$ cat flow/config.mk
export PLATFORM = sky130hd
export DESIGN_NAME = div
export DESIGN_NICKNAME = div
export VERILOG_FILES = /design/flow/design.v
export SDC_FILE = /design/flow/constraint.sdc
export NUM_CORES = 4
export LEC_CHECK = 0
export CAP_MARGIN = 20
export CELL_PAD_IN_SITES_DETAIL_PLACEMENT = 0
export CELL_PAD_IN_SITES_GLOBAL_PLACEMENT = 0
export CORE_ASPECT_RATIO = 1.81
export CORE_MARGIN = 2
export CORE_UTILIZATION = 72
export CTS_CLUSTER_DIAMETER = 44
export CTS_CLUSTER_SIZE = 85
export GPL_TIMING_DRIVEN = 1
export PLACE_DENSITY_LB_ADDON = 0.07
export SETUP_SLACK_MARGIN = 1.73
export SLEW_MARGIN = 30
$ cat flow/constraint.sdc
create_clock -name core_clock -period 5.9 [get_ports {clk}]
set_input_delay 1.1800 -clock core_clock [delete_from_list [all_inputs] [get_ports {clk}]]
set_output_delay 1.1800 -clock core_clock [all_outputs]
set_load 0.01 [all_outputs]
$ cat flow/design.v
module div (
    input wire clk,
    input wire rst_n,
    input wire [32-1:0] dividend_i,     
    input wire [32-1:0] divisor_i,      
    input wire                       start_i,        
    input wire                       ctrl_ready_i,   
    input wire [                3:0] op_i,           
    output reg [32-1:0] result_o,   
    output reg busy_o,   
    output reg valid_o   
);
    typedef enum logic [3:0] {
        STATE_IDLE  = 4'b0001,
        STATE_START = 4'b0010,
        STATE_CALC  = 4'b0100,
        STATE_END   = 4'b1000
    } state_t;
    state_t state;
    reg [32-1:0] dividend_r;
    reg [32-1:0] divisor_r;
    reg [3:0] op_r;
    reg [31:0] count;
    reg [32-1:0] div_result;
    reg [32-1:0] div_remain;
    reg [32-1:0] minuend;
    reg invert_result;
    wire op_div = op_r[0];
    wire op_divu = op_r[1];
    wire op_rem = op_r[2];
    wire op_remu = op_r[3];
    wire [31:0] dividend_invert = (-dividend_r);
    wire [31:0] divisor_invert = (-divisor_r);
    wire minuend_ge_divisor = minuend >= divisor_r;
    wire [31:0] minuend_sub_res = minuend - divisor_r;
    wire [31:0] div_result_tmp = minuend_ge_divisor ? ({div_result[30:0], 1'b1}) : ({div_result[30:0], 1'b0});
    wire [31:0] minuend_tmp = minuend_ge_divisor ? minuend_sub_res[30:0] : minuend[30:0];
    wire [31:0] dividend_abs = dividend_r[31] ? -dividend_r : dividend_r;
    wire [31:0] divisor_abs = divisor_r[31] ? -divisor_r : divisor_r;
    always @(posedge clk) begin
        if (!rst_n) begin
            state         <= STATE_IDLE;
            result_o      <= 32'h0;
            div_result    <= 32'h0;
            div_remain    <= 32'h0;
            op_r          <= 4'h0;
            dividend_r    <= 32'h0;
            divisor_r     <= 32'h0;
            minuend       <= 32'h0;
            invert_result <= 1'b0;
            busy_o        <= 1'b0;
            valid_o       <= 1'b0;
            count         <= 32'h0;
        end else begin
            case (state)
                STATE_IDLE: begin
                    if (ctrl_ready_i) begin
                        valid_o <= 1'b0;
                        if (start_i == 1'b1) begin
                            op_r       <= op_i;
                            dividend_r <= dividend_i;
                            divisor_r  <= divisor_i;
                            state      <= STATE_START;
                            busy_o     <= 1'b1;
                        end else begin
                            op_r       <= 3'h0;
                            dividend_r <= 32'h0;
                            divisor_r  <= 32'h0;
                            result_o   <= 32'h0;
                            busy_o     <= 1'b0;
                        end
                    end
                end
                STATE_START: begin
                    valid_o <= 1'b0;
                    if (divisor_r == 32'h0) begin
                        if (op_div | op_divu) begin
                            result_o <= 32'hffffffff;
                        end else begin
                            result_o <= dividend_r;
                        end
                        state   <= STATE_IDLE;
                        busy_o  <= 1'b0;
                        valid_o <= 1'b1;
                    end else if (
                        (op_div | op_rem) ? (dividend_abs < divisor_abs) : (dividend_r < divisor_r)
                    ) begin
                        if (op_div) begin
                            result_o <= 32'b0;
                        end else if (op_rem) begin
                            result_o <= dividend_r;
                        end else if (op_divu) begin
                            result_o <= 32'b0;
                        end else if (op_remu) begin
                            result_o <= dividend_r;
                        end
                        state   <= STATE_IDLE;
                        busy_o  <= 1'b0;
                        valid_o <= 1'b1;
                    end else begin
                        busy_o     <= 1'b1;
                        count      <= 32'h40000000;
                        state      <= STATE_CALC;
                        div_result <= 32'h0;
                        div_remain <= 32'h0;
                        if (op_div | op_rem) begin
                            if (dividend_r[31] == 1'b1) begin
                                dividend_r <= dividend_invert;
                                minuend    <= dividend_invert[31];
                            end else begin
                                minuend <= dividend_r[31];
                            end
                            if (divisor_r[31] == 1'b1) begin
                                divisor_r <= divisor_invert;
                            end
                        end else begin
                            minuend <= dividend_r[31];
                        end
                        if ((op_div && (dividend_r[31] ^ divisor_r[31] == 1'b1))
                            || (op_rem && (dividend_r[31] == 1'b1))) begin
                            invert_result <= 1'b1;
                        end else begin
                            invert_result <= 1'b0;
                        end
                    end
                end
                STATE_CALC: begin
                    busy_o     <= 1'b1;
                    dividend_r <= {dividend_r[30:0], 1'b0};
                    div_result <= div_result_tmp;
                    count      <= {1'b0, count[31:1]};
                    if (|count) begin
                        minuend <= {minuend_tmp[30:0], dividend_r[30]};
                    end else begin
                        state <= STATE_END;
                        if (minuend_ge_divisor) begin
                            div_remain <= minuend_sub_res;
                        end else begin
                            div_remain <= minuend;
                        end
                    end
                end
                STATE_END: begin
                    state   <= STATE_IDLE;
                    busy_o  <= 1'b0;
                    valid_o <= 1'b1;
                    if (op_div | op_divu) begin
                        if (invert_result) begin
                            result_o <= (-div_result);
                        end else begin
                            result_o <= div_result;
                        end
                    end else begin
                        if (invert_result) begin
                            result_o <= (-div_remain);
                        end else begin
                            result_o <= div_remain;
                        end
                    end
                end
            endcase
        end
    end
endmodule
$ cat flow/run.sh
#!/bin/bash
# the make line also repeats each setting of config.mk as NAME=value (left out here)
make -C /OpenROAD-flow-scripts/flow DESIGN_CONFIG=/design/flow/config.mk WORK_HOME=/design/flow/orfs CLKGATE_MAP_FILE= finish
==> impl_metrics.py, run 1 <==
# Metrics from the implementation run
metrics = {
    "die": {
        "ios": 106,
        "die-area_um2": 23100,
        "die.size.x_um": 114,
        "design.core.area_um2": 21400,
        "floorplan.initialDensity_pct": 73.5,
        "die-height_um": 203,
        "std_cell_rows": 72,
    },
    "synthesis": {
        "postSynthNetCount": 2138,
        "synth_compound_gate_area_share_pct": 30.5,
        "ys_sh_mux_pct": 0.779,
        "synth.cellmix.xorXnorShare_pct": 6.95,
        "ys_area_um2": 15700,
        "yosysCellCount": 1967,
        "post-synth-top-area-fraction_pct": 29.7,
        "ys_warn_count": 1,
        "synth.largest_area_cell": "dfxtp_1",
        "syn_area_um2": 15700,
        "ys_dominant_reg_cell": "dfxtp_1",
        "adder_share_pct": 7.91,
        "synth.avg_cell_area_um2": 8.01,
        "number_of_standard_cells_after_synthesis": 1967,
        "ys_sh_simple_pct": 18.6,
        "post_synth_most_frequent_cells": "234 x dfxtp_1, 200 x nand2_1, 166 x o21ai_0",
        "synth_cell_type_count": 86,
        "synth_flop_count": 234,
        "synth.logic.top_family": "AND-OR/OR-AND gates",
        "topCellsByArea": "dfxtp_1 30%, ha_1 7.8%, o21ai_0 5.3%",
        "asyncSetResetFlopFracSynth_pct": 0,
        "edf_count": 0,
        "synth_seq_share_pct": 29.7,
        "top_cell": "dfxtp_1",
    },
    "outcome": {
        "stop_stage": "5_1_grt",
        "error_message": "[ERROR GRT-0116] Global routing finished with congestion. Check the congestion regions in the DRC Viewer.",
        "run_status": "aborted with a tool error",
    },
    "clock_tree": {
        "clk_path_buf_depth": 3,
        "clock_tree.htree_level_count": 1,
        "clock_sinks": 234,
        "tritoncts.num_buffers": 21,
        "clockRootBuffer": "clkbuf_16",
        "postCtsHoldBufs": 0,
    },
    "global_route": {
        "gr-usage-all-layers_pct": 66.8,
        "global_route.overflow_total": 16,
    },
    "placement": {
        "post-place-cells": 2235,
        "placed_cell_area_um2": 17200,
        "buffer_ports.inserted": 105,
        "detailedPlacementHpwl_mm": 42.7,
        "gp_congestion": 1.09,
    },
}
-- routing by layer --
metal / GRT overflow / GRT usage, %
met4: 8 / 70.3
met3: 2 / 39.3
met5: 0 / 7.56
met2: 6 / 90.9
met1: 0 / 66.5
-- per-stage QoR --
step | worst slack [ps] | hold WS [ps]
4_1_cts | 741 | 470
3_5_place_dp | 200 | 457
3_3_place_gp | 385 | 450
2_1_floorplan | 848 | 432
-- timing repair --
item / 4_1_cts
gates resized: 139
setup endpoints to repair: 228
cloned: 26
buffers inserted: 38
endpoints found under the hold margin: 0
pin swaps: 33
==> run 2, diff against run 1 <==
Settings changed: CORE_ASPECT_RATIO 1.81 to 0.98, CTS_CLUSTER_DIAMETER 44 to 49, PLACE_DENSITY from default to 0.35, PLACE_DENSITY_LB_ADDON 0.07 to default, SETUP_SLACK_MARGIN 1.73 to 1.5.
Clock period 5.9 ns to 5.07 ns, I/O delays scaled along.
==> run 2 against run 1 <==
Compared with the run above: the run again fails in 5_1_grt; area after synthesis is the same; die area shrank 0.22%; synthesized cell count is the same.
==> impl_metrics.py, run 2 <==
# Metrics from the implementation run
metrics = {
    "synthesis": {
        "ys_dominant_reg_cell": "dfxtp_1",
        "synth_seq_share_pct": 29.7,
        "synth.logic.top_family": "AND-OR/OR-AND gates",
        "asyncSetResetFlopFracSynth_pct": 0,
        "synth_compound_gate_area_share_pct": 30.5,
        "synth_flop_count": 234,
        "ys_sh_simple_pct": 18.6,
        "post-synth-top-area-fraction_pct": 29.7,
        "top_cell": "dfxtp_1",
        "edf_count": 0,
        "syn_area_um2": 15700,
        "number_of_standard_cells_after_synthesis": 1967,
        "postSynthNetCount": 2138,
        "synth.cellmix.xorXnorShare_pct": 6.95,
        "ys_area_um2": 15700,
        "ys_sh_mux_pct": 0.779,
        "post_synth_most_frequent_cells": "234 x dfxtp_1, 200 x nand2_1, 166 x o21ai_0",
        "synth_cell_type_count": 86,
        "ys_warn_count": 1,
        "synth.largest_area_cell": "dfxtp_1",
        "adder_share_pct": 7.91,
        "synth.avg_cell_area_um2": 8.01,
        "yosysCellCount": 1967,
        "topCellsByArea": "dfxtp_1 30%, ha_1 7.8%, o21ai_0 5.3%",
    },
    "clock_tree": {
        "tritoncts.num_buffers": 27,
        "clockRootBuffer": "clkbuf_16",
        "clock_tree.htree_level_count": 1,
        "clk_path_buf_depth": 3,
        "postCtsHoldBufs": 0,
        "clock_sinks": 234,
    },
    "die": {
        "std_cell_rows": 53,
        "ios": 106,
        "floorplan.initialDensity_pct": 73.3,
        "die-height_um": 150,
        "design.core.area_um2": 21500,
        "die-area_um2": 23100,
        "die.size.x_um": 153,
    },
    "placement": {
        "buffer_ports.inserted": 105,
        "detailedPlacementHpwl_mm": 40.1,
        "gp_congestion": 1.08,
        "post-place-cells": 2334,
    },
    "outcome": {
        "stop_stage": "5_1_grt",
        "error_message": "[ERROR GRT-0232] Routing congestion too high. Check the congestion heatmap in the GUI.",
        "run_status": "aborted with a tool error",
    },
    "global_route": {
        "gr-usage-all-layers_pct": 85.0,
        "global_route.overflow_total": 199,
    },
}
[run 2: what timing repair did]
item | CTS
cloned | 15
resized | 67
setup endpoints to repair | 228
buffers inserted | 18
pin swaps | 15
[run 2: routing by layer]
layer  global-route usage [%]  GRT overflow
met1                     83.5             4
met2                     99.3            91
met3                     73.8             6
met4                     87.4            94
met5                     38.1             4
[run 2: per-stage QoR]
stage | setup slack, ps | total power (uW) | hold WS (ps) | area (um2)
floorplan | 18.0 | 3030 | 432 | 16200
global placement | -54.8 | 3520 | 454 | 17900
detailed placement | -231 | 3580 | 459 | 17900
CTS | -14.4 | 6010 | 468 | 19800
==> run 3, diff against run 2 <==
Settings changed: CELL_PAD_IN_SITES_DETAIL_PLACEMENT 0 to default, CELL_PAD_IN_SITES_GLOBAL_PLACEMENT 0 to default, CORE_ASPECT_RATIO 0.98 to default, CORE_UTILIZATION 72 to 71, CTS_CLUSTER_DIAMETER 49 to 28, CTS_CLUSTER_SIZE 85 to default, GPL_TIMING_DRIVEN 1 to default, PLACE_DENSITY 0.35 to default, SETUP_SLACK_MARGIN 1.5 to default, SLEW_MARGIN 30 to 20.
Clock period 5.07 ns to 4.48 ns, I/O delays scaled along.
==> run 3 against run 2 <==
Compared with the run above: the run again fails in 5_1_grt; synthesized cell count did not move; die area grew 1.4%; area after synthesis unchanged.
==> impl_metrics.py, run 3 <==
# Metrics from the implementation run
metrics = {
    "clock_tree": {
        "tritoncts.num_buffers": 49,
        "clockRootBuffer": "clkbuf_16",
        "clock_tree.htree_level_count": 2,
        "clock_sinks": 234,
        "clk_path_buf_depth": 3,
    },
    "synthesis": {
        "syn_area_um2": 15700,
        "synth_cell_type_count": 86,
        "synth_compound_gate_area_share_pct": 30.5,
        "post_synth_most_frequent_cells": "234 x dfxtp_1, 200 x nand2_1, 166 x o21ai_0",
        "synth.logic.top_family": "AND-OR/OR-AND gates",
        "post-synth-top-area-fraction_pct": 29.7,
        "synth.cellmix.xorXnorShare_pct": 6.95,
        "number_of_standard_cells_after_synthesis": 1967,
        "ys_sh_mux_pct": 0.779,
        "ys_sh_simple_pct": 18.6,
        "ys_warn_count": 1,
        "ys_dominant_reg_cell": "dfxtp_1",
        "synth.largest_area_cell": "dfxtp_1",
        "synth.avg_cell_area_um2": 8.01,
        "yosysCellCount": 1967,
        "asyncSetResetFlopFracSynth_pct": 0,
        "synth_seq_share_pct": 29.7,
        "ys_area_um2": 15700,
        "edf_count": 0,
        "synth_flop_count": 234,
        "top_cell": "dfxtp_1",
        "topCellsByArea": "dfxtp_1 30%, ha_1 7.8%, o21ai_0 5.3%",
        "adder_share_pct": 7.91,
        "postSynthNetCount": 2138,
    },
    "placement": {
        "gp_congestion": 1.11,
        "buffer_ports.inserted": 105,
        "detailedPlacementHpwl_mm": 41.4,
        "post-place-cells": 2401,
    },
    "die": {
        "floorplan.initialDensity_pct": 72.2,
        "std_cell_rows": 54,
        "die-area_um2": 23400,
        "design.core.area_um2": 21800,
        "die.size.x_um": 153,
        "ios": 106,
        "die-height_um": 153,
    },
    "outcome": {
        "stop_stage": "5_1_grt",
        "run_status": "aborted with a tool error",
        "error_message": "[ERROR GRT-0232] Routing congestion too high. Check the congestion heatmap in the GUI.",
    },
    "global_route": {
        "global_route.overflow_total": 103,
        "gr-usage-all-layers_pct": 83.1,
    },
}
==> run 3: stage by stage <==
stage | TNS [ps] | utilization [%] | setup slack (ps) | area (um2)
floorplan | -87850 | - | -572 | 16200
global placement | -143840 | 84.2 | -727 | 18400
detailed placement | -168350 | 84.2 | -822 | 18400
CTS | -96750 | 94.7 | -520 | 20700
==> run 3: timing repair <==
action	4_1_cts
setup endpoints to repair	228
cloned	6
gates resized	103
hold buffers	0
pin swaps	18
setup buffers	15
==> run 3: layer usage <==
metal	global-route usage, %	GRT overflow
met3	70.8	8
met1	83.0	4
met4	85.3	43
met2	96.3	48
met5	36.2	0
==> run 4, diff against run 3 <==
Settings changed: CELL_PAD_IN_SITES_DETAIL_PLACEMENT from default to 0, CELL_PAD_IN_SITES_GLOBAL_PLACEMENT from default to 0, CORE_ASPECT_RATIO from default to 1.81, CORE_UTILIZATION 71 to 70, CTS_CLUSTER_DIAMETER 28 to default, CTS_CLUSTER_SIZE from default to 85, GPL_TIMING_DRIVEN from default to 1, MAX_ROUTING_LAYER from default to met4, PLACE_DENSITY from default to 0.64, SETUP_SLACK_MARGIN from default to 2.37, SLEW_MARGIN 20 to 30.
Clock period 4.48 ns to 8.71 ns, I/O delays scaled along.
==> run 4 against run 3 <==
Compared with the run above: now clean on timing, DRC and antenna; die area grew 1.6%; area after synthesis did not move; synthesized cell count unchanged.
==> impl_metrics.py, run 4 <==
# Generated from Yosys and OpenROAD reports
metrics = {
    "outcome": {
        "run_status": "no timing/DRC/antenna violations",
    },
    "global_route": {
        "grt.met3_usage_pct": 10.2,
        "gr-usage-all-layers_pct": 51.2,
        "grt_first_pass_wirelength_mm": 90.6,
        "gr-usage-met2_pct": 81.0,
        "first_global_vias": 16300,
        "met1_usage_pct": 51.5,
        "grt_max_degree": 80,
        "antenna_found_initial": 4,
        "global_route.overflow_total": 0,
        "most_utilized_layer_in_the_global_route_result": "met2",
    },
    "setup_path": {
        "ff2ff_setup_slack_ps": 2620,
        "crit_path_start": "divisor_r[1]",
        "total_number_of_cells_along_the_worst_setup_path": 17,
        "critical-path-top-delay-family": "simple AND/OR/NAND/NOR gates",
        "slowest_stage_cell_cp": "o21ai_2",
        "critical_path.endpoint_type": "flip-flop",
        "cp_data_required_time_ps": 9160,
        "crit_path_max_fanout": 18,
        "cp-start-kind": "flip-flop",
        "worstPathBufferInverterCount": 1,
        "timing.critical_path.to": "dividend_r[5]",
        "worst_r2r_startpoint": "divisor_r[1]",
        "rr_worst_depth": 17,
        "cp_data_arrival_time_ps": 6540,
        "worstReg2RegEnd": "dividend_r[5]",
        "crit_path_cell_trace": "inv_1, ha_1, or4b_2, nor2_1, nand4_1, o21ai_0, xnor2_1, ha_1, nand4_2, or4_1, or4b_1, a31oi_2, nor3_1, or2_2, o21ai_2, nor2_1, a211oi_1",
        "critical-path-max-stage-delay_ps": 810,
        "crit_type": "reg2reg",
    },
    "power_and_ir_drop": {
        "combinational_cell_power_uw": 816,
        "netSwitchingFraction_pct": 33.6,
        "post-layout-total-power_uw": 3090,
        "power_density_cells_nw_per_um2": 175,
        "power.share.clock_pct": 35.1,
        "clk-power_uw": 1090,
        "worst_ir_drop_vdd_v": 0.000183,
        "p_leak_uw": 0.00662,
        "power_switching_uw": 1040,
        "power.share.combinational_pct": 26.4,
        "internal_power_uw": 2060,
        "power.sequential.fraction_pct": 38.5,
        "power.group.top": "registers",
        "seq_power_uw": 1190,
    },
    "die": {
        "die-height_um": 206,
        "ios": 106,
        "floorplan.initialDensity_pct": 71.5,
        "die-area_um2": 23800,
        "design.core.area_um2": 22000,
        "std_cell_rows": 73,
        "die.size.x_um": 115,
    },
    "detailed_routing": {
        "avgRoutedWirePerCell_um": 25.9,
        "post-route-drc-count": 0,
        "final_antenna_net_count": 0,
        "routed-via-count": 16900,
        "firstDrtPassIters": 10,
        "total_routed_wirelength_mm": 59.6,
        "drt-vias-per-instance": 7.33,
        "detailedRoute.firstIterationViolations": 2403,
    },
    "worst_hold_path": {
        "hold_depth": 2,
        "hold-path-endpoint": "op_r[3]",
        "worstHoldPathType": "reg2reg",
        "worst_hold_startpoint": "op_r[3]",
    },
    "sta": {
        "slew_violations": 0,
        "unrepaired_setup_endpoints_after_global_routing": "false",
        "finalClockPeriodUsage_pct": 69.9,
        "worstMarginPinSlew_ps": 1120,
        "max_freq_mhz": 164,
        "final_hold_viols": 0,
        "slew-limit-headroom_pct": 24.8,
        "finalSetupTns_ps": 0,
        "skew_ps": 14.7,
        "min_period_ps": 6090,
        "setup_violations": 0,
    },
    "cells_and_area": {
        "area_delta_synth_final_pct": 12.2,
        "finalNonFillerCells": 2303,
        "fillCellCount": 1507,
        "logic_area_um2": 10300,
        "nNetsFinal": 2154,
        "stdcell_area_um2": 17700,
        "ff_latch_area_um2": 4690,
    },
    "synthesis": {
        "synth.cellmix.xorXnorShare_pct": 6.95,
        "synth_flop_count": 234,
        "ys_sh_mux_pct": 0.779,
        "post_synth_most_frequent_cells": "234 x dfxtp_1, 200 x nand2_1, 166 x o21ai_0",
        "edf_count": 0,
        "yosysCellCount": 1967,
        "ys_dominant_reg_cell": "dfxtp_1",
        "ys_area_um2": 15700,
        "synth_compound_gate_area_share_pct": 30.5,
        "adder_share_pct": 7.91,
        "synth.avg_cell_area_um2": 8.01,
        "ys_warn_count": 1,
        "number_of_standard_cells_after_synthesis": 1967,
        "postSynthNetCount": 2138,
        "synth_cell_type_count": 86,
        "synth.largest_area_cell": "dfxtp_1",
        "post-synth-top-area-fraction_pct": 29.7,
        "asyncSetResetFlopFracSynth_pct": 0,
        "ys_sh_simple_pct": 18.6,
        "synth.logic.top_family": "AND-OR/OR-AND gates",
        "top_cell": "dfxtp_1",
        "syn_area_um2": 15700,
        "synth_seq_share_pct": 29.7,
        "topCellsByArea": "dfxtp_1 30%, ha_1 7.8%, o21ai_0 5.3%",
    },
    "clock_tree": {
        "cts_tree": "done",
        "clockRootBuffer": "clkbuf_16",
        "clock_tree.htree_level_count": 1,
        "clock_sinks": 234,
        "tritoncts.num_buffers": 22,
        "cts_setup_buffers": 0,
        "postCtsHoldBufs": 0,
        "worst_setup_hold_path_clk_slew_ps": 70,
        "clkLatencyLatePin_ps": 540,
        "clk_path_buf_depth": 3,
    },
    "placement": {
        "placed_cell_area_um2": 16800,
        "buffer_ports.inserted": 105,
        "post-place-cells": 2255,
        "gp_congestion": 1.09,
        "detailedPlacementHpwl_mm": 42.3,
    },
    "job": {
        "tool_warnings": 30,
        "max_cap_violations": 0,
    },
}
run 4: repair_timing:
action / CTS / global route
cloned: 2 / 1
endpoints found under the setup margin: 71 / 222
pin swaps: 3 / 1
resized: 2 / 8
run 4: layout make-up:
| class | count | share of cell area (%) |
|---|---|---|
| tap | 300 | 2.12 |
| timing repair buffer | 126 | 7.06 |
| inverter | 61 | 1.30 |
| antenna | 4 | 0.0566 |
| sequential | 234 | 26.5 |
| clock buffer | 28 | 3.47 |
| clock inverter | 12 | 1.06 |
| multi-input combinational | 1538 | 58.4 |
run 4: routing by layer:
layer | wire length, um | vias up
met4 | 7530 | 0
met5 | 0 | -
met3 | 5680 | 467
met1 | 19100 | 7722
li1 | - | 7410
met2 | 27300 | 1283
run 4: per-stage QoR:
step                hold WS [ps]  util, %  setup WS (ps)
floorplan                    432        -           3380
global placement             446     75.9           2590
detailed placement           450     76.2           2370
CTS                          465     80.0           2320
global route                 503     80.3           2370
finish                       470     80.3           2620
==> run 5, diff against run 4 <==
Settings changed: ABC_AREA from default to 0, CELL_PAD_IN_SITES_DETAIL_PLACEMENT 0 to 1, CELL_PAD_IN_SITES_GLOBAL_PLACEMENT 0 to 1, CORE_ASPECT_RATIO 1.81 to 1.67, CORE_MARGIN 2 to 7, CORE_UTILIZATION 70 to 25, CTS_CLUSTER_DIAMETER from default to 188, CTS_CLUSTER_SIZE 85 to 11, GPL_TIMING_DRIVEN 1 to default, MAX_ROUTING_LAYER met4 to met5, PLACE_DENSITY 0.64 to default, PLACE_DENSITY_LB_ADDON from default to 0.22, SETUP_SLACK_MARGIN 2.37 to 0.8, TNS_END_PERCENT from default to 55.
Clock period 8.71 ns to 8.0 ns, I/O delays scaled along.
==> run 5 against run 4 <==
Compared with the run above: still clean on timing, DRC and antenna; register-to-register slack worse by 1100 ps; sequential cell count stayed put; sequential power is 9% higher; synthesized cell count stayed put; sequential share of layout area is 0.66 points lower; routed wire length is 18% higher; utilization is 51 points lower; clock power hardly changed.
==> impl_metrics.py, run 5 <==
# Generated from Yosys and OpenROAD reports
metrics = {
    "outcome": {
        "run_status": "no timing/DRC/antenna violations",
    },
    "clock_tree": {
        "worst_setup_hold_path_clk_slew_ps": 70,
        "clk_path_buf_depth": 3,
        "cts_setup_buffers": 0,
        "postCtsHoldBufs": 0,
        "clock_sinks": 234,
        "tritoncts.num_buffers": 25,
        "clock_tree.htree_level_count": 1,
        "clockRootBuffer": "clkbuf_16",
        "clkLatencyLatePin_ps": 570,
        "cts_resized": 0,
        "cts_tree": "done",
    },
    "sta": {
        "setup_violations": 0,
        "finalClockPeriodUsage_pct": 81.6,
        "finalSetupTns_ps": 0,
        "slew-limit-headroom_pct": 33.8,
        "final_hold_viols": 0,
        "slew_violations": 0,
        "max_freq_mhz": 153,
        "layout_setup_ws_ps": 1470,
        "min_period_ps": 6530,
        "worstMarginPinSlew_ps": 990,
        "skew_ps": 42.2,
        "unrepaired_setup_endpoints_after_global_routing": "false",
    },
    "power_and_ir_drop": {
        "worst_ir_drop_vdd_v": 0.000135,
        "power.share.clock_pct": 32.9,
        "netSwitchingFraction_pct": 35.1,
        "internal_power_uw": 2110,
        "power_density_cells_nw_per_um2": 179,
        "p_leak_uw": 0.00655,
        "power.group.top": "registers",
        "combinational_cell_power_uw": 884,
        "power_switching_uw": 1140,
        "seq_power_uw": 1300,
        "clk-power_uw": 1070,
        "power.sequential.fraction_pct": 39.9,
        "power.share.combinational_pct": 27.2,
    },
    "global_route": {
        "global_route.overflow_total": 0,
        "met1_usage_pct": 21.4,
        "first_global_vias": 15900,
        "most_utilized_layer_in_the_global_route_result": "met2",
        "grt.met3_usage_pct": 1.81,
        "antenna_found_initial": 0,
        "gr-usage-met2_pct": 35.2,
        "gr-usage-all-layers_pct": 19.0,
        "grt_max_degree": 78,
        "grt_first_pass_wirelength_mm": 104,
    },
    "synthesis": {
        "ys_dominant_reg_cell": "dfxtp_1",
        "top_cell": "dfxtp_1",
        "synth.logic.top_family": "AND-OR/OR-AND gates",
        "syn_area_um2": 15700,
        "synth_seq_share_pct": 29.7,
        "post-synth-top-area-fraction_pct": 29.7,
        "synth_cell_type_count": 86,
        "synth.largest_area_cell": "dfxtp_1",
        "postSynthNetCount": 2138,
        "post_synth_most_frequent_cells": "234 x dfxtp_1, 200 x nand2_1, 166 x o21ai_0",
        "asyncSetResetFlopFracSynth_pct": 0,
        "topCellsByArea": "dfxtp_1 30%, ha_1 7.8%, o21ai_0 5.3%",
        "yosysCellCount": 1967,
        "ys_sh_simple_pct": 18.6,
        "synth.cellmix.xorXnorShare_pct": 6.95,
        "ys_warn_count": 1,
        "ys_area_um2": 15700,
        "synth_compound_gate_area_share_pct": 30.5,
        "ys_sh_mux_pct": 0.779,
        "adder_share_pct": 7.91,
        "synth.avg_cell_area_um2": 8.01,
        "synth_flop_count": 234,
        "number_of_standard_cells_after_synthesis": 1967,
        "edf_count": 0,
    },
    "die": {
        "design.core.area_um2": 62200,
        "die.size.x_um": 208,
        "die-area_um2": 70500,
        "ios": 106,
        "floorplan.initialDensity_pct": 25.3,
        "std_cell_rows": 118,
        "die-height_um": 338,
    },
    "detailed_routing": {
        "avgRoutedWirePerCell_um": 24.9,
        "firstDrtPassIters": 7,
        "routed-via-count": 15500,
        "post-route-drc-count": 0,
        "insertedDiodeCount": 0,
        "detailedRoute.firstIterationViolations": 806,
        "total_routed_wirelength_mm": 70.5,
        "final_antenna_net_count": 0,
        "drt-vias-per-instance": 5.47,
    },
    "placement": {
        "buffer_ports.inserted": 105,
        "detailedPlacementHpwl_mm": 55.1,
        "place_ws_ps": 1560,
        "gp_congestion": 0.890,
    },
    "setup_path": {
        "worst_r2r_startpoint": "dividend_r[7]",
        "cp-start-kind": "flip-flop",
        "critical-path-top-delay-family": "simple AND/OR/NAND/NOR gates",
        "slowest_stage_cell_cp": "nor2_8",
        "ff2ff_setup_slack_ps": 1470,
        "cp_data_arrival_time_ps": 7010,
        "worstReg2RegEnd": "div_result[9]",
        "crit_path_cell_trace": "or4_1, nor3_1, nand3_1, or3_1, nand2b_1, o41ai_1, xnor2_1, ha_1, nand4_1, or4_1, or4b_1, a31oi_2, nor3_1, or2_0, o21a_4, nor2_8, a22o_1",
        "cp_data_required_time_ps": 8480,
        "rr_worst_depth": 17,
        "critical_path.endpoint_type": "flip-flop",
        "crit_type": "reg2reg",
        "crit_path_max_fanout": 62,
        "timing.critical_path.to": "div_result[9]",
        "worstPathBufferInverterCount": 0,
        "crit_path_start": "dividend_r[7]",
        "critical-path-max-stage-delay_ps": 670,
        "total_number_of_cells_along_the_worst_setup_path": 17,
    },
    "cells_and_area": {
        "nNetsFinal": 2158,
        "postLayoutCoreUtil_pct": 29.2,
        "area_delta_synth_final_pct": 15.1,
        "fillCellCount": 7391,
    },
    "worst_hold_path": {
        "hold-path-endpoint": "op_r[3]",
        "worst_hold_startpoint": "op_r[3]",
        "hold_depth": 2,
        "worstHoldPathType": "reg2reg",
    },
    "job": {
        "tool_warnings": 26,
        "max_cap_violations": 0,
    },
}
[run 5: layout make-up]
class	instances	area, um2	share of cell area, %
sequential	234	4690	25.9
clock inverter	2	17.5	0.0966
inverter	61	229	1.26
tap	840	1050	5.80
timing repair buffer	130	1250	6.92
clock buffer	25	626	3.45
multi-input combinational	1535	10300	56.6
[run 5: metrics by stage]
step	area (um2)	cells	total power, uW	hold slack [ps]
6_report	18100	2827	3250	464
5_1_grt	18100	2827	3400	484
4_1_cts	18100	2826	3280	465
3_5_place_dp	17500	2799	2210	455
3_3_place_gp	17400	2799	2190	445
2_1_floorplan	15700	1967	1870	432
[run 5: per-layer routing]
metal  share of wire, %  wire (um)
met1                 40      28200
met2                 51      36100
met3                3.0       2100
met4                5.8       4120
met5                  0          0
==> run 6, diff against run 5 <==
Settings changed: ABC_AREA 0 to default, CELL_PAD_IN_SITES_DETAIL_PLACEMENT 1 to default, CELL_PAD_IN_SITES_GLOBAL_PLACEMENT 1 to default, CORE_ASPECT_RATIO 1.67 to default, CORE_MARGIN 7 to 2, CORE_UTILIZATION 25 to 40, CTS_CLUSTER_DIAMETER 188 to default, CTS_CLUSTER_SIZE 11 to default, MAX_ROUTING_LAYER met5 to default, PLACE_DENSITY from default to 0.65, PLACE_DENSITY_LB_ADDON 0.22 to default, SETUP_SLACK_MARGIN 0.8 to -0.01, SLEW_MARGIN 30 to 20, TNS_END_PERCENT 55 to default.
Clock period 8.0 ns to 6.68 ns, I/O delays scaled along.
==> run 6 against run 5 <==
Compared with the run above: routed wire length shrank 18%; via count grew 2.7%; fmax grew 5.6%; die area shrank 42%; first-iteration DRC count grew 120%; setup slack lost 980 ps; global-route usage grew 8.5 points; clock skew shrank 9.6 ps; non-clock buffer count grew 11; sequential power grew 19%.
==> impl_metrics.py, run 6 <==
# Generated from Yosys and OpenROAD reports
metrics = {
    "outcome": {
        "run_status": "no timing/DRC/antenna violations",
    },
    "sta": {
        "layout_setup_ws_ps": 497,
        "finalSetupTns_ps": 0,
        "worstMarginPinSlew_ps": 1040,
        "unrepaired_setup_endpoints_after_global_routing": "false",
        "final_hold_viols": 0,
        "finalClockPeriodUsage_pct": 92.6,
        "slew-limit-headroom_pct": 30.8,
        "setup_violations": 0,
        "max_freq_mhz": 162,
        "slew_violations": 0,
        "skew_ps": 32.7,
        "min_period_ps": 6180,
    },
    "power_and_ir_drop": {
        "p_leak_uw": 0.00676,
        "internal_power_uw": 2900,
        "netSwitchingFraction_pct": 32.4,
        "power_density_cells_nw_per_um2": 236,
        "power.sequential.fraction_pct": 36.1,
        "worst_ir_drop_vdd_v": 0.000200,
        "seq_power_uw": 1550,
        "power.share.clock_pct": 39.2,
        "power.group.top": "clock",
        "power_switching_uw": 1390,
        "clk-power_uw": 1680,
        "combinational_cell_power_uw": 1060,
        "power.share.combinational_pct": 24.7,
    },
    "synthesis": {
        "synth.logic.top_family": "AND-OR/OR-AND gates",
        "post_synth_most_frequent_cells": "234 x dfxtp_1, 200 x nand2_1, 166 x o21ai_0",
        "yosysCellCount": 1967,
        "synth.largest_area_cell": "dfxtp_1",
        "asyncSetResetFlopFracSynth_pct": 0,
        "synth_seq_share_pct": 29.7,
        "topCellsByArea": "dfxtp_1 30%, ha_1 7.8%, o21ai_0 5.3%",
        "top_cell": "dfxtp_1",
        "ys_sh_mux_pct": 0.779,
        "post-synth-top-area-fraction_pct": 29.7,
        "edf_count": 0,
        "synth.cellmix.xorXnorShare_pct": 6.95,
        "syn_area_um2": 15700,
        "ys_dominant_reg_cell": "dfxtp_1",
        "synth_cell_type_count": 86,
        "postSynthNetCount": 2138,
        "number_of_standard_cells_after_synthesis": 1967,
        "synth.avg_cell_area_um2": 8.01,
        "ys_sh_simple_pct": 18.6,
        "ys_warn_count": 1,
        "synth_compound_gate_area_share_pct": 30.5,
        "adder_share_pct": 7.91,
        "ys_area_um2": 15700,
        "synth_flop_count": 234,
    },
    "setup_path": {
        "critical-path-top-delay-family": "simple AND/OR/NAND/NOR gates",
        "timing.critical_path.mode_cell": "or4_1",
        "crit_path_cell_trace": "or4_1, nor3_1, nand3_1, o41ai_1, xnor2_1, ha_1, nand4_2, or4_1, or4b_1, a31oi_2, o32ai_2, or3_1, and2_1, a2bb2oi_1, o31ai_1",
        "ff2ff_setup_slack_ps": 500,
        "rr_worst_depth": 15,
        "worstPathBufferInverterCount": 0,
        "critical_path.endpoint_type": "flip-flop",
        "cp_data_required_time_ps": 7130,
        "cp-start-kind": "flip-flop",
        "slowest_stage_cell_cp": "o41ai_1",
        "crit_path_max_fanout": 30,
        "cp_data_arrival_time_ps": 6630,
        "crit_type": "reg2reg",
        "timing.critical_path.to": "div_remain[31]",
        "worstReg2RegEnd": "div_remain[31]",
        "critical-path-max-stage-delay_ps": 820,
        "worst_r2r_startpoint": "dividend_r[7]",
        "crit_path_start": "dividend_r[7]",
        "total_number_of_cells_along_the_worst_setup_path": 15,
    },
    "clock_tree": {
        "worst_setup_hold_path_clk_slew_ps": 70,
        "tritoncts.num_buffers": 27,
        "clkLatencyLatePin_ps": 590,
        "clock_tree.htree_level_count": 1,
        "clk_path_buf_depth": 3,
        "clock_sinks": 234,
        "cts_resized": 0,
        "clockRootBuffer": "clkbuf_16",
        "cts_setup_buffers": 0,
        "postCtsHoldBufs": 0,
        "cts_tree": "done",
    },
    "die": {
        "die-area_um2": 41000,
        "std_cell_rows": 72,
        "ios": 106,
        "floorplan.initialDensity_pct": 40.7,
        "design.core.area_um2": 38700,
        "die-height_um": 202,
        "die.size.x_um": 202,
    },
    "detailed_routing": {
        "avgRoutedWirePerCell_um": 22.9,
        "final_antenna_net_count": 0,
        "drt-vias-per-instance": 6.27,
        "detailedRoute.firstIterationViolations": 1749,
        "insertedDiodeCount": 0,
        "firstDrtPassIters": 7,
        "routed-via-count": 15900,
        "total_routed_wirelength_mm": 58.0,
        "post-route-drc-count": 0,
    },
    "worst_hold_path": {
        "hold-path-endpoint": "count[0]",
        "worstHoldPathType": "reg2reg",
        "worst_hold_startpoint": "count[0]",
        "hold_depth": 1,
    },
    "cells_and_area": {
        "finalNonFillerCells": 2536,
        "nNetsFinal": 2171,
        "area_delta_synth_final_pct": 15.3,
        "stdcell_area_um2": 18200,
    },
    "global_route": {
        "grt_max_degree": 83,
        "antenna_found_initial": 0,
        "first_global_vias": 14400,
        "grt_first_pass_wirelength_mm": 87.8,
        "global_route.overflow_total": 0,
        "gr-usage-all-layers_pct": 27.5,
    },
    "placement": {
        "placed_cell_area_um2": 17200,
        "buffer_ports.inserted": 105,
        "post-place-cells": 2489,
        "detailedPlacementHpwl_mm": 43.7,
        "place_ws_ps": 678,
        "gp_congestion": 0.964,
    },
    "job": {
        "tool_warnings": 26,
        "max_cap_violations": 0,
    },
}
[run 6: stage by stage]
| step | power [uW] | hold WS, ps | util [%] |
|---|---|---|---|
| 5_1_grt | 4450 | 500 | 46.9 |
| 3_5_place_dp | 2610 | 461 | 44.3 |
| 3_3_place_gp | 2590 | 457 | 44.3 |
| 4_1_cts | 4280 | 479 | 46.8 |
| 6_report | 4290 | 476 | 46.9 |
| 2_1_floorplan | 2240 | 432 | - |
[run 6: layer usage]
layer	routed length (um)	global-route usage, %	part of all wire [%]	vias to the layer above
li1	-	-	-	7447
met1	26400	40.4	46	7541
met4	2500	10.8	4.3	0
met5	0	0	0	-
met2	23600	39.3	41	791
met3	5480	5.27	9.4	114
[run 6: area by class of cell]
class	instances	area, um2
clock inverters	11	230
repair buffers	141	1340
fillers	3803	20600
well taps	518	648
inverters	61	229
flip-flops and latches	234	4690
multi-input cells	1535	10300
clock buffers	36	759
==> run 7, diff against run 6 <==
Settings changed: ABC_AREA from default to 1, CORE_UTILIZATION 40 to 70, CTS_CLUSTER_DIAMETER from default to 375, PLACE_DENSITY 0.65 to 0.36, SETUP_SLACK_MARGIN -0.01 to default, TNS_END_PERCENT from default to 20.
Clock period 6.68 ns to 4.81 ns, I/O delays scaled along.
==> run 7 against run 6 <==
Compared with the run above: still clean; cell area increased by 16%; area after synthesis increased by 22%; first-iteration DRC count increased by 120%; cell count increased by 43%; sequential power increased by 49%; clock-buffer cell count decreased by 2; utilization increased by 31 points; highest routed layer is now met5.
==> impl_metrics.py, run 7 <==
# Generated from Yosys and OpenROAD reports
metrics = {
    "outcome": {
        "run_status": "no timing/DRC/antenna violations",
    },
    "sta": {
        "finalClockPeriodUsage_pct": 93.2,
        "min_period_ps": 4480,
        "slew-limit-headroom_pct": 31.5,
        "skew_ps": 13.3,
        "final_hold_viols": 0,
        "setup_violations": 0,
        "slew_violations": 0,
        "worstMarginPinSlew_ps": 1030,
        "max_freq_mhz": 223,
        "finalSetupTns_ps": 0,
        "layout_setup_ws_ps": 328,
        "unrepaired_setup_endpoints_after_global_routing": "false",
    },
    "setup_path": {
        "worst_r2r_startpoint": "dividend_r[1]",
        "timing.critical_path.mode_cell": "nand2_1",
        "cp-start-kind": "flip-flop",
        "critical-path-max-stage-delay_ps": 530,
        "timing.critical_path.to": "div_remain[5]",
        "worstPathBufferInverterCount": 3,
        "cp_data_arrival_time_ps": 4920,
        "crit_path_cell_trace": "clkinvlp_4, ha_1, nand3_1, nor2_2, nand2_1, nand2_1, nand2_1, xor2_1, ha_1, nand2_1, inv_1, nand3_1, a31oi_1, nor2_1, nand2_1, nand2_1, nand2_1, nand2_1, nand2_4, nand3_4, buf_4, nand2_1, nand2_1, nor2_1",
        "crit_path_max_fanout": 63,
        "crit_path_start": "dividend_r[1]",
        "critical-path-top-delay-family": "simple AND/OR/NAND/NOR gates",
        "rr_worst_depth": 24,
        "worstReg2RegEnd": "div_remain[5]",
        "cp_data_required_time_ps": 5250,
        "ff2ff_setup_slack_ps": 330,
        "crit_type": "reg2reg",
        "critical_path.endpoint_type": "flip-flop",
        "total_number_of_cells_along_the_worst_setup_path": 24,
        "slowest_stage_cell_cp": "dfxtp_1",
    },
    "worst_hold_path": {
        "hold_depth": 2,
        "worstHoldPathType": "reg2reg",
        "worst_hold_startpoint": "dividend_r[0]",
        "hold-path-endpoint": "dividend_r[0]",
    },
    "clock_tree": {
        "cts_tree": "done",
        "clock_sinks": 234,
        "tritoncts.num_buffers": 26,
        "clockRootBuffer": "clkbuf_16",
        "clk_path_buf_depth": 3,
        "clock_tree.htree_level_count": 1,
        "worst_setup_hold_path_clk_slew_ps": 70,
        "clkLatencyLatePin_ps": 560,
        "postCtsHoldBufs": 0,
    },
    "power_and_ir_drop": {
        "power.sequential.fraction_pct": 28.1,
        "power_switching_uw": 3660,
        "internal_power_uw": 4560,
        "combinational_cell_power_uw": 3770,
        "power_density_cells_nw_per_um2": 390,
        "seq_power_uw": 2310,
        "power.group.top": "combinational logic",
        "power.share.combinational_pct": 45.9,
        "worst_ir_drop_vdd_v": 0.000450,
        "netSwitchingFraction_pct": 44.5,
        "power.share.clock_pct": 26.0,
        "p_leak_uw": 0.0104,
        "clk-power_uw": 2130,
    },
    "cells_and_area": {
        "postLayoutCoreUtil_pct": 78.2,
        "finalNonFillerCells": 3624,
        "nNetsFinal": 3433,
        "stdcell_area_um2": 21100,
        "area_delta_synth_final_pct": 9.65,
    },
    "die": {
        "design.core.area_um2": 27000,
        "floorplan.initialDensity_pct": 71.3,
        "die-area_um2": 28800,
        "die-height_um": 170,
        "die.size.x_um": 170,
        "ios": 106,
        "std_cell_rows": 60,
    },
    "job": {
        "max_cap_violations": 0,
        "tool_warnings": 28,
    },
    "synthesis": {
        "post_synth_most_frequent_cells": "856 x nand2_1, 507 x nor2_1, 343 x inv_1",
        "post-synth-top-area-fraction_pct": 24.4,
        "ys_sh_mux_pct": 0,
        "adder_share_pct": 6.48,
        "synth.cellmix.xorXnorShare_pct": 3.14,
        "postSynthNetCount": 3428,
        "topCellsByArea": "dfxtp_1 24%, nand2_1 17%, nor2_1 9.9%",
        "synth.logic.top_family": "simple AND/OR/NAND/NOR gates",
        "ys_sh_simple_pct": 41.2,
        "yosysCellCount": 3257,
        "synth_seq_share_pct": 24.4,
        "asyncSetResetFlopFracSynth_pct": 0,
        "top_cell": "nand2_1",
        "number_of_standard_cells_after_synthesis": 3257,
        "ys_dominant_reg_cell": "dfxtp_1",
        "syn_area_um2": 19200,
        "synth_cell_type_count": 58,
        "synth_compound_gate_area_share_pct": 13.7,
        "synth.avg_cell_area_um2": 5.90,
        "synth_flop_count": 234,
        "synth.largest_area_cell": "dfxtp_1",
        "edf_count": 0,
        "ys_warn_count": 1,
        "ys_area_um2": 19200,
    },
    "global_route": {
        "global_route.overflow_total": 0,
        "grt_first_pass_wirelength_mm": 108,
        "gr-usage-all-layers_pct": 47.0,
        "antenna_found_initial": 4,
        "first_global_vias": 20800,
        "grt_max_degree": 71,
    },
    "placement": {
        "detailedPlacementHpwl_mm": 49.7,
        "buffer_ports.inserted": 105,
        "gp_congestion": 1.07,
        "placed_cell_area_um2": 20100,
        "place_ws_ps": 324,
        "post-place-cells": 3574,
    },
    "detailed_routing": {
        "avgRoutedWirePerCell_um": 19.2,
        "drt-vias-per-instance": 6.37,
        "detailedRoute.firstIterationViolations": 3818,
        "firstDrtPassIters": 9,
        "total_routed_wirelength_mm": 69.7,
        "post-route-drc-count": 0,
        "routed-via-count": 23100,
        "final_antenna_net_count": 0,
    },
}
-- run 7: metrics by stage --
stage               power (uW)  hold slack (ps)
floorplan                 4930              444
global placement          5780              449
detailed placement        5900              465
CTS                       8000              478
global route              8670              493
finish                    8220              480
-- run 7: what timing repair did --
action                                  CTS  global route
buffers inserted                          0             0
resized                                   0             5
endpoints found under the setup margin    0           134
-- run 7: area by class of cell --
cell class / instances / area, um2
antenna: 3 / 7.51
clock buffer: 34 / 742
inverter: 356 / 1340
sequential: 234 / 4690
multi-input combinational: 2510 / 12400
fill: 2085 / 5870
clock inverter: 12 / 153
timing repair buffer: 134 / 1280
tap: 341 / 427
-- run 7: metal layers --
| layer | GRT usage (%) | vias to the layer above | wire length, um |
|---|---|---|---|
| met5 | 0 | - | 13 |
| met4 | 30.2 | 2 | 5170 |
| met3 | 14.7 | 407 | 10100 |
| met2 | 72.3 | 1749 | 29500 |
| met1 | 56.9 | 10300 | 24900 |
| li1 | - | 10600 | - |
==> run 8, diff against run 7 <==
Settings changed: ABC_AREA 1 to default, CELL_PAD_IN_SITES_DETAIL_PLACEMENT from default to 0, CELL_PAD_IN_SITES_GLOBAL_PLACEMENT from default to 0, CORE_ASPECT_RATIO from default to 1.81, CORE_UTILIZATION 70 to 44, CTS_CLUSTER_DIAMETER 375 to default, CTS_CLUSTER_SIZE from default to 90, GPL_TIMING_DRIVEN from default to 1, MAX_ROUTING_LAYER from default to met4, PLACE_DENSITY 0.36 to 0.5, SETUP_SLACK_MARGIN from default to 0.89, SLEW_MARGIN 20 to 30, TNS_END_PERCENT 20 to default.
Clock period 4.81 ns to 8.71 ns, I/O delays scaled along.
==> run 8 against run 7 <==
Compared with the run above: still clean; register-to-register slack improved by 1800 ps; setup slack improved by 1800 ps; via count fell by 33%; cell count fell by 32%; utilization fell by 28 points; clock power fell by 48%; worst hold slack got worse by 1.0 ps; first-iteration DRC count fell by 68%; critical path type unchanged; critical endpoint is now minuend[31]; highest routed layer is now met4.
==> impl_metrics.py, run 8 <==
# Generated from Yosys and OpenROAD reports
metrics = {
    "power_and_ir_drop": {
        "power_switching_uw": 1040,
        "worst_ir_drop_vdd_v": 0.000134,
        "clk-power_uw": 1100,
        "netSwitchingFraction_pct": 33.6,
        "power.sequential.fraction_pct": 38.5,
        "seq_power_uw": 1190,
        "internal_power_uw": 2050,
        "p_leak_uw": 0.00660,
        "power.share.combinational_pct": 25.9,
        "power_density_cells_nw_per_um2": 173,
        "power.group.top": "registers",
        "power.share.clock_pct": 35.6,
        "combinational_cell_power_uw": 800,
    },
    "clock_tree": {
        "worst_setup_hold_path_clk_slew_ps": 70,
        "tritoncts.num_buffers": 24,
        "cts_tree": "done",
        "clk_path_buf_depth": 3,
        "postCtsHoldBufs": 0,
        "clkLatencyLatePin_ps": 550,
        "clockRootBuffer": "clkbuf_16",
        "clock_tree.htree_level_count": 1,
        "cts_resized": 0,
        "clock_sinks": 234,
        "cts_setup_buffers": 0,
    },
    "synthesis": {
        "synth.cellmix.xorXnorShare_pct": 6.95,
        "ys_sh_mux_pct": 0.779,
        "number_of_standard_cells_after_synthesis": 1967,
        "ys_sh_simple_pct": 18.6,
        "syn_area_um2": 15700,
        "topCellsByArea": "dfxtp_1 30%, ha_1 7.8%, o21ai_0 5.3%",
        "synth.largest_area_cell": "dfxtp_1",
        "synth.logic.top_family": "AND-OR/OR-AND gates",
        "synth.avg_cell_area_um2": 8.01,
        "adder_share_pct": 7.91,
        "synth_compound_gate_area_share_pct": 30.5,
        "ys_dominant_reg_cell": "dfxtp_1",
        "synth_seq_share_pct": 29.7,
        "postSynthNetCount": 2138,
        "top_cell": "dfxtp_1",
        "edf_count": 0,
        "yosysCellCount": 1967,
        "post-synth-top-area-fraction_pct": 29.7,
        "ys_warn_count": 1,
        "ys_area_um2": 15700,
        "synth_cell_type_count": 86,
        "post_synth_most_frequent_cells": "234 x dfxtp_1, 200 x nand2_1, 166 x o21ai_0",
        "synth_flop_count": 234,
        "asyncSetResetFlopFracSynth_pct": 0,
    },
    "global_route": {
        "gr-usage-all-layers_pct": 34.2,
        "antenna_found_initial": 2,
        "grt_max_degree": 63,
        "first_global_vias": 15000,
        "global_route.overflow_total": 0,
        "grt_first_pass_wirelength_mm": 92.9,
    },
    "cells_and_area": {
        "ff_latch_area_um2": 4690,
        "logic_area_um2": 10300,
        "postLayoutCoreUtil_pct": 50.2,
        "fillCellCount": 3541,
        "area_delta_synth_final_pct": 13.2,
        "nNetsFinal": 2152,
        "finalNonFillerCells": 2475,
    },
    "detailed_routing": {
        "total_routed_wirelength_mm": 62.8,
        "post-route-drc-count": 0,
        "routed-via-count": 15600,
        "detailedRoute.firstIterationViolations": 1221,
        "firstDrtPassIters": 5,
        "final_antenna_net_count": 0,
        "avgRoutedWirePerCell_um": 25.4,
        "drt-vias-per-instance": 6.29,
    },
    "sta": {
        "worstMarginPinSlew_ps": 1010,
        "skew_ps": 8.52,
        "slew_violations": 0,
        "setup_violations": 0,
        "max_freq_mhz": 151,
        "min_period_ps": 6610,
        "finalSetupTns_ps": 0,
        "unrepaired_setup_endpoints_after_global_routing": "false",
        "slew-limit-headroom_pct": 32.6,
        "final_hold_viols": 0,
        "finalClockPeriodUsage_pct": 75.9,
    },
    "setup_path": {
        "worstReg2RegEnd": "minuend[31]",
        "crit_path_cell_trace": "or4_1, nor3_1, nand3_1, or3_1, nand2b_1, o41ai_1, xnor2_1, ha_1, nand4_1, or4_1, or4b_1, a31oi_2, o32ai_2, nor4_4, nand2_1, o32ai_1",
        "ff2ff_setup_slack_ps": 2100,
        "critical-path-top-delay-family": "simple AND/OR/NAND/NOR gates",
        "slowest_stage_cell_cp": "nor4_4",
        "cp_data_required_time_ps": 9170,
        "cp_data_arrival_time_ps": 7070,
        "rr_worst_depth": 16,
        "crit_path_start": "dividend_r[7]",
        "timing.critical_path.to": "minuend[31]",
        "worst_r2r_startpoint": "dividend_r[7]",
        "total_number_of_cells_along_the_worst_setup_path": 16,
        "worstPathBufferInverterCount": 0,
        "critical_path.endpoint_type": "flip-flop",
        "cp-start-kind": "flip-flop",
        "crit_path_max_fanout": 17,
        "critical-path-max-stage-delay_ps": 650,
        "timing.critical_path.mode_cell": "or4_1",
        "crit_type": "reg2reg",
    },
    "die": {
        "ios": 106,
        "die.size.x_um": 145,
        "die-area_um2": 37400,
        "die-height_um": 259,
        "std_cell_rows": 93,
        "design.core.area_um2": 35500,
        "floorplan.initialDensity_pct": 44.4,
    },
    "job": {
        "tool_warnings": 28,
        "max_cap_violations": 0,
    },
    "worst_hold_path": {
        "worstHoldPathType": "reg2reg",
        "hold_depth": 1,
        "worst_hold_startpoint": "count[0]",
        "hold-path-endpoint": "count[0]",
    },
    "placement": {
        "detailedPlacementHpwl_mm": 48.6,
        "gp_congestion": 0.995,
        "buffer_ports.inserted": 105,
        "post-place-cells": 2429,
    },
    "outcome": {
        "run_status": "no timing/DRC/antenna violations",
    },
}
## run 8: layout make-up
class,instances,area share [%]
Inverter,61,1.28
Timing Repair Buffer,125,6.75
Tap cell,475,3.33
Sequential cell,234,26.3
Antenna cell,2,0.0281
Clock buffer,30,3.66
Multi-Input combinational cell,1535,57.7
Clock inverter,13,0.955
## run 8: layer usage
| metal | part of all wire (%) | GRT usage [%] |
|---|---|---|
| met3 | 4.4 | 3.33 |
| met5 | 0 | - |
| met1 | 36 | 35.6 |
| met2 | 51 | 59.3 |
| met4 | 8.7 | 24.6 |
## run 8: metrics by stage
step / area [um2] / worst slack (ps) / hold slack, ps / power, uW
after global routing: 17800 / 1710 / 498 / 3230
final: 17800 / 2100 / 479 / 3090
after global placement: 17000 / 2260 / 458 / 1990
after floorplan: 15700 / 3380 / 432 / 1720
after detailed placement: 17000 / 2150 / 468 / 2000
after CTS: 17800 / 2120 / 484 / 3100
==> run 9, diff against run 8 <==
Settings changed: CELL_PAD_IN_SITES_DETAIL_PLACEMENT 0 to default, CELL_PAD_IN_SITES_GLOBAL_PLACEMENT 0 to default, CORE_ASPECT_RATIO 1.81 to default, CORE_UTILIZATION 44 to 72, CTS_CLUSTER_DIAMETER from default to 57, CTS_CLUSTER_SIZE 90 to default, GPL_TIMING_DRIVEN 1 to default, HOLD_SLACK_MARGIN from default to -0.07, PLACE_DENSITY 0.5 to default, PLACE_DENSITY_LB_ADDON from default to 0.24, SETUP_SLACK_MARGIN 0.89 to default, SLEW_MARGIN 30 to 20, TNS_END_PERCENT from default to 5.
Clock period 8.71 ns to 5.01 ns, I/O delays scaled along.
==> run 9 against run 8 <==
Compared with the run above: now fails the layout checks on negative setup slack; global-route usage rose by 18 points; combinational power rose by 130%; setup slack got worse by 2400 ps; utilization rose by 40 points; critical path depth rose by 3; non-clock buffer count rose by 134; fmax rose by 24%; via count rose by 19%; register-to-register slack got worse by 2400 ps; critical endpoint is now div_result[0].
==> impl_metrics.py, run 9 <==
# Generated from Yosys and OpenROAD reports
metrics = {
    "outcome": {
        "run_status": "complete, but fails checks",
        "layout.failed_checks": "negative setup slack",
    },
    "synthesis": {
        "synth_seq_share_pct": 29.7,
        "yosysCellCount": 1967,
        "synth_flop_count": 234,
        "syn_area_um2": 15700,
        "synth_cell_type_count": 86,
        "top_cell": "dfxtp_1",
        "post_synth_most_frequent_cells": "234 x dfxtp_1, 200 x nand2_1, 166 x o21ai_0",
        "ys_sh_mux_pct": 0.779,
        "asyncSetResetFlopFracSynth_pct": 0,
        "synth.logic.top_family": "AND-OR/OR-AND gates",
        "adder_share_pct": 7.91,
        "synth.cellmix.xorXnorShare_pct": 6.95,
        "synth_compound_gate_area_share_pct": 30.5,
        "post-synth-top-area-fraction_pct": 29.7,
        "postSynthNetCount": 2138,
        "ys_sh_simple_pct": 18.6,
        "ys_area_um2": 15700,
        "synth.largest_area_cell": "dfxtp_1",
        "edf_count": 0,
        "ys_warn_count": 1,
        "ys_dominant_reg_cell": "dfxtp_1",
        "topCellsByArea": "dfxtp_1 30%, ha_1 7.8%, o21ai_0 5.3%",
        "synth.avg_cell_area_um2": 8.01,
        "number_of_standard_cells_after_synthesis": 1967,
    },
    "placement": {
        "buffer_ports.inserted": 105,
        "post-place-cells": 2350,
        "placed_cell_area_um2": 17800,
        "place_ws_ps": -341,
        "detailedPlacementHpwl_mm": 41.4,
        "gp_congestion": 1.06,
    },
    "clock_tree": {
        "worst_setup_hold_path_clk_slew_ps": 70,
        "postCtsHoldBufs": 0,
        "clockRootBuffer": "clkbuf_16",
        "cts_tree": "done",
        "clock_sinks": 234,
        "clkLatencyLatePin_ps": 570,
        "clk_path_buf_depth": 3,
        "clock_tree.htree_level_count": 1,
        "tritoncts.num_buffers": 28,
    },
    "setup_path": {
        "ff2ff_setup_slack_ps": -330,
        "cp_data_required_time_ps": 5510,
        "cp_data_arrival_time_ps": 5840,
        "critical-path-top-delay-family": "simple AND/OR/NAND/NOR gates",
        "crit_path_start": "divisor_r[1]",
        "worst_r2r_startpoint": "divisor_r[1]",
        "critical-path-max-stage-delay_ps": 660,
        "slowest_stage_cell_cp": "or4b_2",
        "crit_path_cell_trace": "inv_1, ha_1, or4b_2, buf_4, or2_2, o21ai_0, xnor2_1, ha_1, o21ai_0, o221ai_2, a31o_2, nor3_2, buf_4, nor3_2, buf_4, buf_6, nor3_2, buf_12, a22o_1",
        "cp-start-kind": "flip-flop",
        "total_number_of_cells_along_the_worst_setup_path": 19,
        "crit_type": "reg2reg",
        "worstReg2RegEnd": "div_result[0]",
        "worstPathBufferInverterCount": 6,
        "rr_worst_depth": 19,
        "crit_path_max_fanout": 51,
        "critical_path.endpoint_type": "flip-flop",
        "timing.critical_path.to": "div_result[0]",
    },
    "detailed_routing": {
        "final_antenna_net_count": 0,
        "avgRoutedWirePerCell_um": 26.8,
        "total_routed_wirelength_mm": 65.1,
        "routed-via-count": 18500,
        "detailedRoute.firstIterationViolations": 3284,
        "post-route-drc-count": 0,
        "firstDrtPassIters": 12,
        "drt-vias-per-instance": 7.62,
    },
    "cells_and_area": {
        "ff_latch_area_um2": 4690,
        "finalNonFillerCells": 2426,
        "nNetsFinal": 2292,
        "fillCellCount": 992,
        "area_delta_synth_final_pct": 24.1,
        "logic_area_um2": 10700,
        "stdcell_area_um2": 19500,
    },
    "sta": {
        "unrepaired_setup_endpoints_after_global_routing": "true",
        "finalClockPeriodUsage_pct": 107,
        "min_period_ps": 5340,
        "worstMarginPinSlew_ps": 1310,
        "max_freq_mhz": 187,
        "final_hold_viols": 0,
        "slew-limit-headroom_pct": 10.4,
        "layout_setup_ws_ps": -329,
        "setup_violations": 214,
        "timing.hold.ws_ps": 475,
        "slew_violations": 0,
        "skew_ps": 26.8,
    },
    "job": {
        "max_cap_violations": 0,
        "tool_warnings": 30,
    },
    "global_route": {
        "gr-usage-met2_pct": 79.0,
        "gr-usage-all-layers_pct": 52.2,
        "global_route.overflow_total": 0,
        "grt_first_pass_wirelength_mm": 94.2,
        "grt.met3_usage_pct": 13.9,
        "met1_usage_pct": 61.5,
        "grt_max_degree": 65,
        "first_global_vias": 17100,
        "antenna_found_initial": 2,
        "most_utilized_layer_in_the_global_route_result": "met2",
    },
    "power_and_ir_drop": {
        "power.share.clock_pct": 38.2,
        "power.share.combinational_pct": 29.4,
        "power.sequential.fraction_pct": 32.5,
        "p_leak_uw": 0.00756,
        "power_switching_uw": 2110,
        "clk-power_uw": 2390,
        "power.group.top": "clock",
        "internal_power_uw": 4140,
        "power_density_cells_nw_per_um2": 320,
        "worst_ir_drop_vdd_v": 0.000291,
        "netSwitchingFraction_pct": 33.8,
        "combinational_cell_power_uw": 1840,
        "seq_power_uw": 2030,
    },
    "die": {
        "std_cell_rows": 54,
        "ios": 106,
        "die-height_um": 152,
        "floorplan.initialDensity_pct": 72.8,
        "die-area_um2": 23100,
        "design.core.area_um2": 21600,
        "die.size.x_um": 152,
    },
    "worst_hold_path": {
        "worstHoldPathType": "reg2reg",
        "worst_hold_startpoint": "op_r[3]",
        "hold-path-endpoint": "op_r[3]",
        "hold_depth": 2,
    },
}
-- run 9: layout make-up --
class / instances / share of cell area [%]
multi-input cells: 1537 / 54.9
flip-flops and latches: 234 / 24.0
repair buffers: 259 / 12.6
clock buffers: 33 / 3.99
well taps: 280 / 1.79
clock inverters: 18 / 1.56
inverters: 61 / 1.17
diodes: 4 / 0.0512
-- run 9: through the flow --
| step | total power (uW) | setup TNS (ps) | util, % |
|---|---|---|---|
| global route | 6380 | -41000 | 90.4 |
| floorplan | 3000 | -454 | - |
| CTS | 6010 | -462 | 88.8 |
| finish | 6250 | -31380 | 90.4 |
| detailed placement | 3600 | -45970 | 82.1 |
| global placement | 3530 | -25550 | 82.0 |
-- run 9: routing by layer --
layer / wire [um] / vias to the layer above
met4: 6300 / 0
li1: - / 7689
met3: 9630 / 604
met2: 27600 / 1730
met1: 21500 / 8464
met5: 0 / -
-- run 9: what timing repair did --
item,in CTS,in global routing
setup buffers,12,3
pin swaps,16,26
gates resized,43,79
gates cloned,5,1
setup endpoints to repair,224,224
endpoints found under the hold margin,0,0
==> run 10, diff against run 9 <==
Settings changed: CORE_UTILIZATION 72 to 40, CTS_CLUSTER_DIAMETER 57 to default, HOLD_SLACK_MARGIN -0.07 to default, MAX_ROUTING_LAYER met4 to default, PLACE_DENSITY from default to 0.65, PLACE_DENSITY_LB_ADDON 0.24 to default, SETUP_SLACK_MARGIN from default to -0.23, TNS_END_PERCENT 5 to default.
Clock period 5.01 ns to 4.47 ns, I/O delays scaled along.
==> run 10 against run 9 <==
Compared with the run above: the layout still fails its checks (negative setup slack); setup slack worse by 320 ps; global-route usage decreased by 22 points; area after synthesis unchanged; sequential cell count unchanged; sequential share of layout area is 2.1 points lower; clock skew down 11 ps; cell count rose by 13%; fmax is 4.2% higher; clock power about the same; critical endpoint is now divisor_r[14]; largest cell class unchanged; highest routed layer unchanged.
==> impl_metrics.py, run 10 <==
# Generated from Yosys and OpenROAD reports
metrics = {
    "placement": {
        "detailedPlacementHpwl_mm": 44.3,
        "place_ws_ps": -789,
        "buffer_ports.inserted": 105,
        "placed_cell_area_um2": 18700,
        "gp_congestion": 0.976,
        "post-place-cells": 2642,
    },
    "global_route": {
        "grt_first_pass_wirelength_mm": 96.4,
        "first_global_vias": 16500,
        "met1_usage_pct": 40.0,
        "gr-usage-met2_pct": 47.4,
        "most_utilized_layer_in_the_global_route_result": "met2",
        "grt.met3_usage_pct": 5.61,
        "gr-usage-all-layers_pct": 29.9,
        "antenna_found_initial": 2,
        "global_route.overflow_total": 0,
        "grt_max_degree": 53,
    },
    "sta": {
        "max_freq_mhz": 195,
        "timing.hold.ws_ps": 481,
        "setup_violations": 228,
        "unrepaired_setup_endpoints_after_global_routing": "true",
        "finalClockPeriodUsage_pct": 115,
        "slew-limit-headroom_pct": 26.5,
        "final_hold_viols": 0,
        "min_period_ps": 5120,
        "layout_setup_ws_ps": -653,
        "skew_ps": 15.8,
        "worstMarginPinSlew_ps": 1070,
        "slew_violations": 0,
    },
    "setup_path": {
        "crit_path_start": "dividend_r[6]",
        "cp_data_arrival_time_ps": 5550,
        "timing.critical_path.to": "divisor_r[14]",
        "rr_worst_depth": 19,
        "worstReg2RegEnd": "divisor_r[14]",
        "critical-path-top-delay-family": "simple AND/OR/NAND/NOR gates",
        "cp_data_required_time_ps": 4900,
        "slowest_stage_cell_cp": "or4_4",
        "crit_type": "reg2reg",
        "cp-start-kind": "flip-flop",
        "critical-path-max-stage-delay_ps": 550,
        "total_number_of_cells_along_the_worst_setup_path": 19,
        "critical_path.endpoint_type": "flip-flop",
        "worstPathBufferInverterCount": 2,
        "ff2ff_setup_slack_ps": -650,
        "crit_path_cell_trace": "or4_4, nor3_4, nand3_2, or3_4, nand2b_4, o41ai_4, xnor2_1, ha_1, nand4_1, or4_1, or4b_4, a31oi_4, nor3_2, or2_4, buf_6, a2bb2oi_4, buf_6, a211oi_2, a211oi_2",
        "crit_path_max_fanout": 8,
        "worst_r2r_startpoint": "dividend_r[6]",
    },
    "die": {
        "floorplan.initialDensity_pct": 40.7,
        "die-area_um2": 41000,
        "die-height_um": 202,
        "ios": 106,
        "die.size.x_um": 202,
        "design.core.area_um2": 38700,
        "std_cell_rows": 72,
    },
    "synthesis": {
        "synth.cellmix.xorXnorShare_pct": 6.95,
        "syn_area_um2": 15700,
        "synth_seq_share_pct": 29.7,
        "number_of_standard_cells_after_synthesis": 1967,
        "synth_flop_count": 234,
        "postSynthNetCount": 2138,
        "synth_cell_type_count": 86,
        "synth.largest_area_cell": "dfxtp_1",
        "synth_compound_gate_area_share_pct": 30.5,
        "asyncSetResetFlopFracSynth_pct": 0,
        "yosysCellCount": 1967,
        "post-synth-top-area-fraction_pct": 29.7,
        "ys_sh_mux_pct": 0.779,
        "post_synth_most_frequent_cells": "234 x dfxtp_1, 200 x nand2_1, 166 x o21ai_0",
        "edf_count": 0,
        "synth.logic.top_family": "AND-OR/OR-AND gates",
        "ys_dominant_reg_cell": "dfxtp_1",
        "ys_area_um2": 15700,
        "adder_share_pct": 7.91,
        "ys_warn_count": 1,
        "ys_sh_simple_pct": 18.6,
        "topCellsByArea": "dfxtp_1 30%, ha_1 7.8%, o21ai_0 5.3%",
        "top_cell": "dfxtp_1",
        "synth.avg_cell_area_um2": 8.01,
    },
    "power_and_ir_drop": {
        "power_switching_uw": 2320,
        "power.sequential.fraction_pct": 32.3,
        "p_leak_uw": 0.00832,
        "netSwitchingFraction_pct": 33.0,
        "combinational_cell_power_uw": 2360,
        "worst_ir_drop_vdd_v": 0.000283,
        "post-layout-total-power_uw": 7020,
        "internal_power_uw": 4700,
        "power.share.clock_pct": 34.1,
        "clk-power_uw": 2390,
        "power.group.top": "clock",
        "power_density_cells_nw_per_um2": 327,
        "power.share.combinational_pct": 33.6,
        "seq_power_uw": 2260,
    },
    "worst_hold_path": {
        "hold_depth": 1,
        "worst_hold_startpoint": "count[0]",
        "hold-path-endpoint": "count[0]",
        "worstHoldPathType": "reg2reg",
    },
    "detailed_routing": {
        "drt-vias-per-instance": 6.25,
        "final_antenna_net_count": 0,
        "total_routed_wirelength_mm": 63.6,
        "post-route-drc-count": 0,
        "avgRoutedWirePerCell_um": 23.1,
        "firstDrtPassIters": 6,
        "detailedRoute.firstIterationViolations": 1451,
        "routed-via-count": 17200,
    },
    "clock_tree": {
        "tritoncts.num_buffers": 26,
        "postCtsHoldBufs": 0,
        "worst_setup_hold_path_clk_slew_ps": 60,
        "clockRootBuffer": "clkbuf_16",
        "clock_tree.htree_level_count": 1,
        "clk_path_buf_depth": 3,
        "clock_sinks": 234,
        "clkLatencyLatePin_ps": 580,
        "cts_tree": "done",
    },
    "outcome": {
        "layout.failed_checks": "negative setup slack",
        "run_status": "complete, but fails checks",
    },
    "job": {
        "tool_warnings": 29,
        "max_cap_violations": 0,
    },
    "cells_and_area": {
        "stdcell_area_um2": 21500,
        "area_delta_synth_final_pct": 36.4,
        "finalNonFillerCells": 2753,
        "nNetsFinal": 2384,
    },
}
run 10: what timing repair did:
item,CTS,global route
pin swaps,37,58
cloned,22,5
setup buffers,30,15
endpoints found under the setup margin,227,228
hold endpoints to repair,0,0
gates resized,165,112
run 10: through the flow:
stage | TNS (ps) | utilization (%)
3_5_place_dp | -159230 | 48.3
4_1_cts | -120230 | 54.1
6_report | -120370 | 55.5
3_3_place_gp | -137600 | 48.3
2_1_floorplan | -90170 | -
5_1_grt | -156340 | 55.4
run 10: area by class of cell:
type	instances	area (um2)
clock inverter	7	146
antenna	3	7.51
tap	518	648
multi-input combinational	1541	11500
fill	3434	17300
sequential	234	4690
clock buffer	40	793
inverter	61	229
timing repair buffer	349	3520
run 10: per-layer routing:
metal | vias to the layer above | wire length, um
li1 | 7893 | -
met1 | 8307 | 26900
met2 | 835 | 28300
met3 | 168 | 5610
met4 | 0 | 2830
met5 | - | 0
Power and IR drop assume default switching activity.
